run A:
// udp_ipv4_tx
module udp_ipv4_tx (
    input  wire             ap_clk,
    input  wire             ap_rst_n,
    input  wire  [31:0]     my_ip_addr,
    input  wire   [7:0]     ip_protocol,
    input  wire             s_axis_tx_meta_tvalid,
    output wire             s_axis_tx_meta_tready,
    input  wire [255:0]     s_axis_tx_meta_tdata,
    input  wire             s_axis_tx_data_tvalid,
    output wire             s_axis_tx_data_tready,
    input  wire  [63:0]     s_axis_tx_data_tdata,
    input  wire   [7:0]     s_axis_tx_data_tkeep,
    input  wire             s_axis_tx_data_tlast,
    output wire             m_axis_tx_data_tvalid,
    input  wire             m_axis_tx_data_tready,
    output wire   [63:0]    m_axis_tx_data_tdata,
    output wire    [7:0]    m_axis_tx_data_tkeep,
    output wire             m_axis_tx_data_tlast,
    output wire   [31:0]    datagrams_transmitted
);
wire            tx_udp2ip_data_tvalid;
wire            tx_udp2ip_data_tready;
wire [63:0]     tx_udp2ip_data_tdata;
wire  [7:0]     tx_udp2ip_data_tkeep;
wire            tx_udp2ip_data_tlast;
wire            tx_udp2ip_meta_tvalid;
wire [63:0]     tx_udp2ip_meta_tdata;
  ...
Size in the first run: ~2,800 cells after synthesis, ~26,000 µm² of cells after synthesis.
==> flow/config.mk <==
export PLATFORM = sky130hd
export DESIGN_NAME = udp_ipv4_tx
export DESIGN_NICKNAME = udp_ipv4_tx
export VERILOG_FILES = /design/flow/design.v
export SDC_FILE = /design/flow/constraint.sdc
export NUM_CORES = 4
export LEC_CHECK = 0
export CAP_MARGIN = 20
export CORE_MARGIN = 2
export CORE_UTILIZATION = 40
export PLACE_DENSITY = 0.6
export SLEW_MARGIN = 20
==> flow/constraint.sdc <==
create_clock -name core_clock -period 5.0 [get_ports {ap_clk}]
set_input_delay 1.0000 -clock core_clock [delete_from_list [all_inputs] [get_ports {ap_clk}]]
set_output_delay 1.0000 -clock core_clock [all_outputs]
set_load 0.01 [all_outputs]
run.sh (not shown) runs the stock make flow with config.mk's settings and CLKGATE_MAP_FILE=.
## Diff of input files: run B against run A
Settings: a change of CORE_UTILIZATION from 40 to 44; a change of the clock period (ns, I/O delays scaled along) from 5.0 to 3.07.
Results
Run B ended up with a higher critical path depth than run A did. Ran to the end and failed final checks on setup timing: run B. Diff run A -> run B | floorplan row count | down by a few percent. Initial antenna violation count delta for run B relative to run A: 2 lower.
Here is what was changed in the inputs of run C compared with run B.
Settings: CORE_UTILIZATION changed from 44 to 27; the clock period (ns, I/O delays scaled along) changed from 3.07 to 4.33.
- Source of the critical timing path = udp_tx_i.store_header[39]$_DFFE_PP_: run C; source of the critical timing path = udp_tx_i.store_header[42]$_DFFE_PP_: run B
- On critical path depth: between run B and run C, it ends up higher for run C.
- Run C vs run B — area occupied by multi-input gates dropped about 8%.
- [compare] base=run B new=run C: floorplan die width increased by about 27% relative to the old numbers; number of optimization iterations in the first detailed-route pass barely changed; via count fell about 6%.
- Run B reports its destination of the critical timing path as tx_ipv4_i.tx_ipv4_reg_slice.slice_i.o_last$_SDFFE_PN0P_ while run C reports tx_ipv4_i.tx_ipv4_reg_slice.slice_i.o_keep[2]$_SDFFE_PN0P_.
- Run C: no failed stages, no open violations at the end
Here is what was changed in the inputs of run D compared with run C.
Settings: changing CORE_UTILIZATION from 27 to 66; setting CTS_CLUSTER_SIZE to 50 for the first time; setting SETUP_SLACK_MARGIN to 0.61 for the first time; changing the clock period (ns, I/O delays scaled along) from 4.33 to 2.71.
- The flow completed for run D, but it is not clean: the layout still shows setup timing.
- Maximum ir drop on the vdd rail, run D and run C: higher on run D
- As far as fraction of registers with async set or reset after synthesis goes, run C and run D are indistinguishable; the numbers are identical.
- Run D ended up with tx_ipv4_i.tx_ipv4_reg_slice.slice_i.r_data[21]$_SDFFE_PN0P_ as its worst setup path endpoint; run C ended up with tx_ipv4_i.tx_ipv4_reg_slice.slice_i.o_keep[2]$_SDFFE_PN0P_.
- Pin count of the biggest net entering global routing ended up 38 lower on run D than on run C.
- Compared run D vs run C, and power dissipated in combinational cells is up in run D.
- Comparing run D and run C, the higher portion of total power attributed to the clock network is on run C.
- Cell row count for run D is lower than for run C.
- Compare run D and run C | relative area change from synthesis to final layout lower: run C
- Against run C, run D comes in 5 higher on number of diodes.
#### Input delta (run E over run D)
Settings: a deleted SETUP_SLACK_MARGIN that had been 0.61; a deleted CTS_CLUSTER_SIZE that had been 50; a change of CORE_UTILIZATION from 66 to 56; a change of the clock period (ns, I/O delays scaled along) from 2.71 to 2.65.
==> comparison <==
- Compared with run D, run E shows final net count that has gone up slightly.
- Compared to run D, run E has clock share of power 2.1 points higher.
- Every stage of run E finished as expected; the final checks, on the other hand, flagged setup timing, which means the layout fails.
- Run D finished all stages; however, its layout fails the closing checks, the failures being setup timing.
- On flip-flop and latch power, run D tracks run E almost exactly.
- In the metrics for run D and run E, the one carrying the higher placed instance count is run E.
- Comparing run D and run E, the lower power was measured on run D.
- Summary of run E over run D: die width higher; height of the chip increased by 17 µm relative to the old numbers.

job 3905:
udp_ipv4_tx again, from the RTL that the note above started with.
Settings: LEC_CHECK=0, CAP_MARGIN=20, CELL_PAD_IN_SITES_DETAIL_PLACEMENT=1, CORE_ASPECT_RATIO=0.57, CORE_MARGIN=7, CORE_UTILIZATION=47, CTS_CLUSTER_DIAMETER=350, GPL_TIMING_DRIVEN=0, PLACE_DENSITY_LB_ADDON=0.25, SLEW_MARGIN=20; clock period 5.0 ns.
Here is what was changed in the inputs of job 6377 compared with job 3905.
# job 3905
export LEC_CHECK = 0
export CAP_MARGIN = 20
export CELL_PAD_IN_SITES_DETAIL_PLACEMENT = 1
export CORE_ASPECT_RATIO = 0.57
export CORE_MARGIN = 7
export CORE_UTILIZATION = 47
export CTS_CLUSTER_DIAMETER = 350
export GPL_TIMING_DRIVEN = 0
export PLACE_DENSITY_LB_ADDON = 0.25
export SLEW_MARGIN = 20
create_clock -name core_clock -period 5.0 [get_ports {ap_clk}]
# job 6377
export LEC_CHECK = 0
export ABC_AREA = 1
export CAP_MARGIN = 20
export CORE_MARGIN = 2
export CORE_UTILIZATION = 56
export PLACE_DENSITY = 0.38
export SLEW_MARGIN = 20
create_clock -name core_clock -period 3.07 [get_ports {ap_clk}]
--- outcome ---
Job 3905 → job 6377: non-clock buffer count decreased about 27%, cell count after synthesis has increased. Worst setup slack in job 6377 is 0.10 ns lower than in job 3905. Higher count of clock-buffer cells in the layout among job 6377 and job 3905: job 6377. Global-route wire length before repair for job 6377 is lower than for job 3905. When the final numbers for job 6377 and job 3905 were put side by side, the routed wire length turned out to be greater in job 3905. Share of total power in the clock network: job 6377 and job 3905 compared, lower one is job 3905.
The following lists how job 7041 was set up differently from job 6377:
# job 6377
export LEC_CHECK = 0
export ABC_AREA = 1
export CAP_MARGIN = 20
export CORE_MARGIN = 2
export CORE_UTILIZATION = 56
export PLACE_DENSITY = 0.38
export SLEW_MARGIN = 20
create_clock -name core_clock -period 3.07 [get_ports {ap_clk}]
# job 7041
export LEC_CHECK = 0
export CAP_MARGIN = 20
export CORE_MARGIN = 2
export CORE_UTILIZATION = 40
export PLACE_DENSITY = 0.6
export SLEW_MARGIN = 20
create_clock -name core_clock -period 4.33 [get_ports {ap_clk}]
==> comparison <==
- Looking at capture point of the critical path, the tx_ipv4_i.tx_ipv4_reg_slice.slice_i.r_data[44] result is from job 7041; the udp_tx_i.datagrams_transmitted[19] one comes from job 6377.
- Diff job 6377 -> job 7041: core utilization shows a reduction of 21 points; sum of met3 wire segment lengths after detailed routing shows a reduction of 32%; cell count shows no meaningful change.
- Compared with job 6377, in job 7041 cell area did not really move; critical path depth went down; clock network fraction of total power went up; setup slack after layout went up; final-layout worst hold slack went up.
Input changes introduced in job 8839 (baseline for comparison: job 7041):
# job 7041
export LEC_CHECK = 0
export CAP_MARGIN = 20
export CORE_MARGIN = 2
export CORE_UTILIZATION = 40
export PLACE_DENSITY = 0.6
export SLEW_MARGIN = 20
create_clock -name core_clock -period 4.33 [get_ports {ap_clk}]
# job 8839
export LEC_CHECK = 0
export ABC_AREA = 1
export CAP_MARGIN = 20
export CORE_MARGIN = 2
export CORE_UTILIZATION = 68
export CTS_CLUSTER_SIZE = 96
export PLACE_DENSITY = 0.38
export SLEW_MARGIN = 20
create_clock -name core_clock -period 4.1 [get_ports {ap_clk}]
- Global-route total usage across every layer ends up higher on job 8839.
- The lower total of clock buffers placed in the layout of job 7041 and job 8839 is in job 8839.
- Job 7041 has a higher overall die width than job 8839.

Setup of run 1:
Starting RTL as in the previous note.
Design udp_ipv4_tx, start of the top module:
module udp_ipv4_tx (
    input  wire             ap_clk,
    input  wire             ap_rst_n,
    input  wire  [31:0]     my_ip_addr,
    input  wire   [7:0]     ip_protocol,
    input  wire             s_axis_tx_meta_tvalid,
    output wire             s_axis_tx_meta_tready,
    input  wire [255:0]     s_axis_tx_meta_tdata,
    input  wire             s_axis_tx_data_tvalid,
    output wire             s_axis_tx_data_tready,
    input  wire  [63:0]     s_axis_tx_data_tdata,
    input  wire   [7:0]     s_axis_tx_data_tkeep,
    input  wire             s_axis_tx_data_tlast,
    output wire             m_axis_tx_data_tvalid,
    input  wire             m_axis_tx_data_tready,
    output wire   [63:0]    m_axis_tx_data_tdata,
    output wire    [7:0]    m_axis_tx_data_tkeep,
    output wire             m_axis_tx_data_tlast,
    output wire   [31:0]    datagrams_transmitted
);
wire            tx_udp2ip_data_tvalid;
wire            tx_udp2ip_data_tready;
wire [63:0]     tx_udp2ip_data_tdata;
wire  [7:0]     tx_udp2ip_data_tkeep;
  ...
Settings: LEC_CHECK=0, ABC_AREA=1, CAP_MARGIN=20, CELL_PAD_IN_SITES_DETAIL_PLACEMENT=0, CELL_PAD_IN_SITES_GLOBAL_PLACEMENT=0, CORE_ASPECT_RATIO=0.94, CORE_MARGIN=2, CORE_UTILIZATION=68, CTS_CLUSTER_DIAMETER=292, CTS_CLUSTER_SIZE=19, MAX_ROUTING_LAYER=met5, MIN_ROUTING_LAYER=met1, SLEW_MARGIN=20; clock period 2.99 ns.
What the final checks of run 1 revealed, after a flow that finished every stage, was a layout that fails on setup timing.
Inputs modified between run 1 and run 2:
# run 1
export LEC_CHECK = 0
export ABC_AREA = 1
export CAP_MARGIN = 20
export CELL_PAD_IN_SITES_DETAIL_PLACEMENT = 0
export CELL_PAD_IN_SITES_GLOBAL_PLACEMENT = 0
export CORE_ASPECT_RATIO = 0.94
export CORE_MARGIN = 2
export CORE_UTILIZATION = 68
export CTS_CLUSTER_DIAMETER = 292
export CTS_CLUSTER_SIZE = 19
export MAX_ROUTING_LAYER = met5
export MIN_ROUTING_LAYER = met1
export SLEW_MARGIN = 20
create_clock -name core_clock -period 2.99 [get_ports {ap_clk}]
# run 2
export LEC_CHECK = 0
export ABC_AREA = 1
export CAP_MARGIN = 20
export CELL_PAD_IN_SITES_DETAIL_PLACEMENT = 0
export CELL_PAD_IN_SITES_GLOBAL_PLACEMENT = 0
export CORE_ASPECT_RATIO = 0.94
export CORE_MARGIN = 2
export CORE_UTILIZATION = 69
export CTS_CLUSTER_DIAMETER = 292
export CTS_CLUSTER_SIZE = 19
export MAX_ROUTING_LAYER = met5
export MIN_ROUTING_LAYER = met1
export SETUP_SLACK_MARGIN = -0.19
export SLEW_MARGIN = 20
create_clock -name core_clock -period 2.81 [get_ports {ap_clk}]
- Run 2: all stages done; final checks FAILED (setup timing).
- Higher number of buffers other than clock buffers in the final layout goes to run 1 over run 2.
- Comparing run 2 and run 1, the lower switching power summed over all nets is on run 2.
- [run 2] wire length on met2 fell 9.5% relative to run 1
- Looking at final wirelength, run 2 sits 14 mm lower than run 1 does.
- [run 2] worst setup slack after layout rose 0.19 ns relative to run 1
- Run 2 vs run 1: power share of the clock group up in run 2
- Compared with run 1, run 2 ends up with less cell area.
- Compared with run 1, run 2 shows a lower number of antenna violations at the first check in global routing.
- In the tables for run 2 and run 1, final clock skew reads higher with run 2.
- Run 1 has lower detailed-placement wirelength estimate than run 2.
## Diff of input files: run 3 against run 2
# run 2
export LEC_CHECK = 0
export ABC_AREA = 1
export CAP_MARGIN = 20
export CELL_PAD_IN_SITES_DETAIL_PLACEMENT = 0
export CELL_PAD_IN_SITES_GLOBAL_PLACEMENT = 0
export CORE_ASPECT_RATIO = 0.94
export CORE_MARGIN = 2
export CORE_UTILIZATION = 69
export CTS_CLUSTER_DIAMETER = 292
export CTS_CLUSTER_SIZE = 19
export MAX_ROUTING_LAYER = met5
export MIN_ROUTING_LAYER = met1
export SETUP_SLACK_MARGIN = -0.19
export SLEW_MARGIN = 20
create_clock -name core_clock -period 2.81 [get_ports {ap_clk}]
# run 3
export LEC_CHECK = 0
export ABC_AREA = 1
export CAP_MARGIN = 20
export CELL_PAD_IN_SITES_DETAIL_PLACEMENT = 0
export CELL_PAD_IN_SITES_GLOBAL_PLACEMENT = 0
export CORE_ASPECT_RATIO = 1.24
export CORE_MARGIN = 2
export CORE_UTILIZATION = 70
export CTS_CLUSTER_DIAMETER = 292
export MAX_ROUTING_LAYER = met5
export MIN_ROUTING_LAYER = met1
export PLACE_DENSITY_LB_ADDON = 0.26
export SETUP_SLACK_MARGIN = 0.33
export SLEW_MARGIN = 20
create_clock -name core_clock -period 1.77 [get_ports {ap_clk}]
### Flow results
- Unique cell type count in the Yosys netlist: run 3 vs run 2 identical
- Compared with run 2, in run 3 overall die height shows an increase of 26 um, number of core rows shows an increase of 9.
- Diff run 2..run 3 | yosys-reported design area after synthesis | unchanged
- Against run 2, run 3 comes in about 3% higher on number of cells after detailed placement.
- As far as maximum number of buffers from clock root to sink goes, run 2 and run 3 are indistinguishable; the numbers are identical.
- For run 3, the flow was terminated by a tool error in global routing (5_1_grt) and produced no final design.
- Going from run 2 to run 3, initial standard-cell utilization of the core higher; half-perimeter wire length of the detailed placement result went up; die area moved down; placed standard-cell area saw an increase.
- Reported for run 2 and run 3, fraction of registers with async set/reset turned out identical to the last digit.
--- input diff run 3..run 4 ---
# run 3
export LEC_CHECK = 0
export ABC_AREA = 1
export CAP_MARGIN = 20
export CELL_PAD_IN_SITES_DETAIL_PLACEMENT = 0
export CELL_PAD_IN_SITES_GLOBAL_PLACEMENT = 0
export CORE_ASPECT_RATIO = 1.24
export CORE_MARGIN = 2
export CORE_UTILIZATION = 70
export CTS_CLUSTER_DIAMETER = 292
export MAX_ROUTING_LAYER = met5
export MIN_ROUTING_LAYER = met1
export PLACE_DENSITY_LB_ADDON = 0.26
export SETUP_SLACK_MARGIN = 0.33
export SLEW_MARGIN = 20
create_clock -name core_clock -period 1.77 [get_ports {ap_clk}]
# run 4
export LEC_CHECK = 0
export ABC_AREA = 1
export CAP_MARGIN = 20
export CELL_PAD_IN_SITES_DETAIL_PLACEMENT = 0
export CELL_PAD_IN_SITES_GLOBAL_PLACEMENT = 0
export CORE_ASPECT_RATIO = 0.94
export CORE_MARGIN = 2
export CORE_UTILIZATION = 69
export CTS_CLUSTER_DIAMETER = 292
export CTS_CLUSTER_SIZE = 17
export MAX_ROUTING_LAYER = met5
export MIN_ROUTING_LAYER = met1
export SLEW_MARGIN = 20
create_clock -name core_clock -period 2.59 [get_ports {ap_clk}]
--- outcome ---
- Relative to run 3, vertical extent of the die decreased by about 12% in run 4.
- Number of placement rows was lower in the run labelled run 4.
- Standard cell area after detailed placement for run 4 is lower than for run 3.
- Status(run 3) = ERROR, stage = global routing (5_1_grt)
- Run 4 finished every stage; the final checks, however, were not passed, the failures being setup timing.
- Between run 4 and run 3, it is run 4 whose TritonCTS buffer count is lower, by 14.
- Looking at core area, run 4 sits above run 3.
- The total of cells resized after clock tree synthesis of run 4 falls short of that of run 3 by about 26%.
- Width of the die ends up higher on run 4.
- Adder-cell share of the synthesized area: run 4 vs run 3, no meaningful difference
- Detailed placer's ending HPWL went down by a few percent going from run 3 to run 4.
- [run 4] chip area rose 530 um^2 relative to run 3
Power is estimated from default activity; no workload was simulated.
